==> exp/violet <==
==> flow/design.v <==
module ALU_16_bit(
input wire [15:0] A,
input wire [15:0] B,
input wire [3:0] ALU_FUN,
input wire clk,
output reg [15:0] ALU_OUT,
output reg Carry_Flag,
output reg Arith_Flag,
output reg Logic_Flag,
output reg CMP_Flag,
output reg Shift_Flag
);
reg [15:0] ALU_OUT_Comb;
always @ (*)
 begin
  Arith_Flag = 0;
  Logic_Flag = 0;
  CMP_Flag = 0;
  Shift_Flag = 0;
  Carry_Flag = 0;
  case (ALU_FUN)
    4'b0000: begin
	          {Carry_Flag, ALU_OUT_Comb} = A + B;
	          Arith_Flag = 1; 
			 end
	4'b0001: begin 
	          {Carry_Flag, ALU_OUT_Comb} = A - B;
	          Arith_Flag = 1;
 			 end
	4'b0010: begin 
	          ALU_OUT_Comb = A * B;
	          Arith_Flag = 1; 
			 end
	4'b0011: begin
	          if (B != 16'b0)
	           begin
			    ALU_OUT_Comb = A / B;
				Arith_Flag = 1;
			   end
			  else
			   begin
			    ALU_OUT_Comb = 16'b0;
				Arith_Flag = 1;
			   end
			 end
	4'b0100: begin 
	          ALU_OUT_Comb = A & B;
	          Logic_Flag = 1; 
			 end
	4'b0101: begin
	          ALU_OUT_Comb = A | B;
	          Logic_Flag = 1;
			 end
	4'b0110: begin 
	          ALU_OUT_Comb = ~ (A & B);
	          Logic_Flag = 1;
			 end
	4'b0111: begin
	          ALU_OUT_Comb = ~ (A | B);
	          Logic_Flag = 1;
			 end
	4'b1000: begin
	          ALU_OUT_Comb = A ^ B;
	          Logic_Flag = 1;
			 end
	4'b1001: begin 
	          ALU_OUT_Comb = ~ (A ^ B);
	          Logic_Flag = 1;
			 end
	4'b1010: begin
	          if (A == B)
	           begin
			    ALU_OUT_Comb = 16'b1;
				CMP_Flag = 1;
			   end
			  else
			   begin
			    ALU_OUT_Comb = 16'b0;
				CMP_Flag = 1;
			   end
			 end
	4'b1011: begin
	          if (A > B)
	           begin
			    ALU_OUT_Comb = 16'b10;
				CMP_Flag = 1;
			   end
			  else
			   begin
			    ALU_OUT_Comb = 16'b0;
				CMP_Flag = 1;
			   end
			 end
	4'b1100: begin
	          if (A < B)
	           begin
			    ALU_OUT_Comb = 16'b11;
				CMP_Flag = 1;
			   end
			  else
			   begin
			    ALU_OUT_Comb = 16'b0;
				CMP_Flag = 1;
			   end
			 end
	4'b1101: begin 
	          ALU_OUT_Comb = A >> 1 ;
	          Shift_Flag = 1;
			 end
	4'b1110: begin
           	  ALU_OUT_Comb = A << 1 ;
	          Shift_Flag = 1;
			 end
	default: ALU_OUT_Comb = 16'b0;
  endcase
 end
always @ (posedge clk)
 begin
  ALU_OUT <= ALU_OUT_Comb;
 end 
endmodule
==> flow/run.sh <==
#!/bin/bash
# the make line also repeats each setting of config.mk as NAME=value (left out here)
make -C /OpenROAD-flow-scripts/flow DESIGN_CONFIG=/design/flow/config.mk WORK_HOME=/design/flow/orfs CLKGATE_MAP_FILE= finish
==> flow/config.mk <==
export PLATFORM = sky130hd
export DESIGN_NAME = ALU_16_bit
export DESIGN_NICKNAME = ALU_16_bit
export VERILOG_FILES = /design/flow/design.v
export SDC_FILE = /design/flow/constraint.sdc
export NUM_CORES = 4
export LEC_CHECK = 0
export CAP_MARGIN = 20
export CORE_MARGIN = 2
export CORE_UTILIZATION = 72
export CTS_CLUSTER_DIAMETER = 383
export CTS_CLUSTER_SIZE = 96
export PLACE_DENSITY = 0.39
export SETUP_SLACK_MARGIN = -1.05
export SLEW_MARGIN = 20
==> flow/constraint.sdc <==
create_clock -name core_clock -period 11.3 [get_ports {clk}]
set_input_delay 2.2600 -clock core_clock [delete_from_list [all_inputs] [get_ports {clk}]]
set_output_delay 2.2600 -clock core_clock [all_outputs]
set_load 0.01 [all_outputs]
==> exp/nickel (differences from exp/violet) <==
Settings changed: CORE_UTILIZATION 72 to 68, CTS_CLUSTER_DIAMETER 383 to 29, CTS_CLUSTER_SIZE 96 to 37, PLACE_DENSITY 0.39 to not set, SETUP_SLACK_MARGIN -1.05 to not set.
==> flow/constraint.sdc (replaced) <==
create_clock -name core_clock -period 15.5 [get_ports {clk}]
set_input_delay 3.1000 -clock core_clock [delete_from_list [all_inputs] [get_ports {clk}]]
set_output_delay 3.1000 -clock core_clock [all_outputs]
set_load 0.01 [all_outputs]
==> results <==
- exp/violet aborted during detailed placement, error DPL-0033. exp/nickel stopped in clock tree synthesis with DPL-0038.
- In exp/violet the die size is smaller than in exp/nickel, by 5.4%.
- In synthesized cell count, exp/nickel and exp/violet do not differ.
- In area after synthesis, exp/violet and exp/nickel do not differ.

========
==> build 62: inputs <==
// ALU_16_bit: RTL as listed in full above, without the edits since
clock: 12.1 ns
lec_check: 0
cap_margin: 0
core_margin: 2
core_utilization: 72
cts_cluster_diameter: 140
cts_cluster_size: 47
place_density_lb_addon: 0.01
setup_slack_margin: -0.47
slew_margin: 20
run.sh (not shown) runs the stock make flow with config.mk's settings and CLKGATE_MAP_FILE=.
==> trial 85 (differences from build 62) <==
==> flow/config.mk (replaced) <==
export PLATFORM = sky130hd
export DESIGN_NAME = ALU_16_bit
export DESIGN_NICKNAME = ALU_16_bit
export VERILOG_FILES = /design/flow/design.v
export SDC_FILE = /design/flow/constraint.sdc
export NUM_CORES = 4
export LEC_CHECK = 0
export CAP_MARGIN = 15
export CORE_MARGIN = 2
export CORE_UTILIZATION = 36
export CTS_CLUSTER_DIAMETER = 338
export CTS_CLUSTER_SIZE = 98
export PLACE_DENSITY = 0.76
export SLEW_MARGIN = 20
==> flow/constraint.sdc (replaced) <==
create_clock -name core_clock -period 31.0 [get_ports {clk}]
set_input_delay 6.2000 -clock core_clock [delete_from_list [all_inputs] [get_ports {clk}]]
set_output_delay 6.2000 -clock core_clock [all_outputs]
set_load 0.01 [all_outputs]
==> comparison table <==
	build 62	trial 85
Result of the run	aborted with a tool error	no timing/DRC/antenna violations
Failing step	detailed placement	-
Most used standard cell by instance count after synthesis	sky130_fd_sc_hd__ha_1	sky130_fd_sc_hd__ha_1
Yosys Chip Area	0.0141 mm^2	0.0141 mm^2
Chip footprint	0.0208 mm^2	0.0409 mm^2
XOR-XNOR Cells, Area Fraction	7.00%	7.00%
Post-synthesis average cell area	7.32 um^2	7.32 um^2
Post-synthesis adder-cell area fraction	32.5%	32.5%
Total of flip-flops plus latches after synthesis	16	16
Vertical die dimension	144 um	202 um
Placeable core area	0.0193 mm^2	0.0387 mm^2
Nets at Floorplan	2285	2285
DIE WIDTH	144 um	202 um
Final Wtd Congestion	1.22	1.03
Mux contribution to synthesized area	2.72%	2.72%
Standard-cell row count	51	72
Compound-cell area share of the yosys netlist	27.8%	27.8%
Floorplan core density	73.1%	36.5%

========
==> trial 17: inputs <==
RTL: the design.v shown in full above, as it stands there.
make LEC_CHECK=0 ABC_AREA=1 CAP_MARGIN=20 CELL_PAD_IN_SITES_GLOBAL_PLACEMENT=2 CORE_ASPECT_RATIO=0.64 CORE_MARGIN=2 CORE_UTILIZATION=24 CTS_CLUSTER_DIAMETER=112 GPL_ROUTABILITY_DRIVEN=0 GPL_TIMING_DRIVEN=0 HOLD_SLACK_MARGIN=0.13 MAX_ROUTING_LAYER=met5 MIN_ROUTING_LAYER=met2 PLACE_DENSITY=0.47 SLEW_MARGIN=35 TNS_END_PERCENT=30 finish   # period 32.2 ns
==> build 90: changes against trial 17 <==
==> flow/config.mk (replaced) <==
export PLATFORM = sky130hd
export DESIGN_NAME = ALU_16_bit
export DESIGN_NICKNAME = ALU_16_bit
export VERILOG_FILES = /design/flow/design.v
export SDC_FILE = /design/flow/constraint.sdc
export NUM_CORES = 4
export LEC_CHECK = 0
export CAP_MARGIN = 20
export CORE_MARGIN = 2
export CORE_UTILIZATION = 48
export SLEW_MARGIN = 20
==> flow/constraint.sdc (replaced) <==
create_clock -name core_clock -period 30.6 [get_ports {clk}]
set_input_delay 6.1200 -clock core_clock [delete_from_list [all_inputs] [get_ports {clk}]]
set_output_delay 6.1200 -clock core_clock [all_outputs]
set_load 0.01 [all_outputs]
==> build 82: changes against trial 17 <==
==> flow/config.mk (replaced) <==
export PLATFORM = sky130hd
export DESIGN_NAME = ALU_16_bit
export DESIGN_NICKNAME = ALU_16_bit
export VERILOG_FILES = /design/flow/design.v
export SDC_FILE = /design/flow/constraint.sdc
export NUM_CORES = 4
export LEC_CHECK = 0
export CAP_MARGIN = 20
export CORE_MARGIN = 2
export CORE_UTILIZATION = 71
export CTS_CLUSTER_SIZE = 37
export PLACE_DENSITY = 0.78
export SLEW_MARGIN = 20
==> flow/constraint.sdc (replaced) <==
create_clock -name core_clock -period 15.5 [get_ports {clk}]
set_input_delay 3.1000 -clock core_clock [delete_from_list [all_inputs] [get_ports {clk}]]
set_output_delay 3.1000 -clock core_clock [all_outputs]
set_load 0.01 [all_outputs]
==> trial 48: changes against trial 17 <==
--- a/flow/config.mk
+++ b/flow/config.mk
@@ -9,14 +9,14 @@
 export CAP_MARGIN = 20
 export CELL_PAD_IN_SITES_GLOBAL_PLACEMENT = 2
 export CORE_ASPECT_RATIO = 0.64
-export CORE_MARGIN = 2
-export CORE_UTILIZATION = 24
+export CORE_MARGIN = 8
+export CORE_UTILIZATION = 37
 export CTS_CLUSTER_DIAMETER = 112
 export GPL_ROUTABILITY_DRIVEN = 0
 export GPL_TIMING_DRIVEN = 0
 export HOLD_SLACK_MARGIN = 0.13
 export MAX_ROUTING_LAYER = met5
-export MIN_ROUTING_LAYER = met2
+export MIN_ROUTING_LAYER = met1
 export PLACE_DENSITY = 0.47
 export SLEW_MARGIN = 35
 export TNS_END_PERCENT = 30
==> flow_summary.json <==
{
  "cpMaxStageDelayCell": "nor4_4",
  "powerSeq_uw": 29.9,
  "postLayoutCellArea_um2": 17800,
  "die_h_um": 199,
  "nClkBuffers": 4,
  "power.total_uw": 648,
  "seq_cell_count": 16,
  "gr-usage-met1_pct": 0,
  "setup.worst_path.start": "B[0]",
  "ys_seq_share_pct": 2.24,
  "cp_top_family": "simple AND/OR/NAND/NOR gates",
  "n_all_buffers": 192,
  "sh_seq_area_pct": 1.80,
  "clock_net_power_uw": 33.2,
  "startpoint_type": "input pin",
  "outcome": "finished clean",
  "met2_length_mm": 30.5,
  "n_all_inverters": 434
}
[end of results for trial 17]
==> flow_summary.json <==
{
  "setup.worst_path.start": "B[9]",
  "nClkBuffers": 4,
  "startpoint_type": "input pin",
  "postLayoutCellArea_um2": 19000,
  "n_all_inverters": 185,
  "clock_net_power_uw": 30.8,
  "outcome": "finished clean",
  "powerSeq_uw": 29.3,
  "power.total_uw": 795,
  "cp_top_family": "AND-OR/OR-AND gates",
  "sh_seq_area_pct": 1.68,
  "ys_seq_share_pct": 2.27,
  "met2_length_mm": 27.8,
  "gr-usage-met1_pct": 50.0
}
[end of results for build 90]
==> flow_summary.json <==
{
  "outcome": "stopped before the end",
  "haltStage": "clock tree synthesis",
  "tool.error": "[ERROR DPL-0038] Utilization greater than 100%, impossible to legalize",
  "largest_area_cell": "ha_1",
  "ys_seq_share_pct": 2.27,
  "die_w_um": 145,
  "die_h_um": 145,
  "ys_cells": 1930,
  "die_area_um2": 21000,
  "synthSimpleGateAreaFrac_pct": 20.4,
  "place.gp.congestion": 1.22
}
[end of results for build 82]
==> flow_summary.json <==
{
  "outcome": "finished clean",
  "die_h_um": 173,
  "powerSeq_uw": 27.5,
  "cts_setup_buffers": 5,
  "n_all_inverters": 433,
  "synth-compound-area-share_pct": 16.0,
  "n_all_buffers": 157,
  "gr-usage-met1_pct": 40.8,
  "clock_net_power_uw": 33.8,
  "seq_cell_count": 16,
  "met2_length_mm": 22.6,
  "nClkBuffers": 4,
  "power.total_uw": 593
}
[end of results for trial 48]
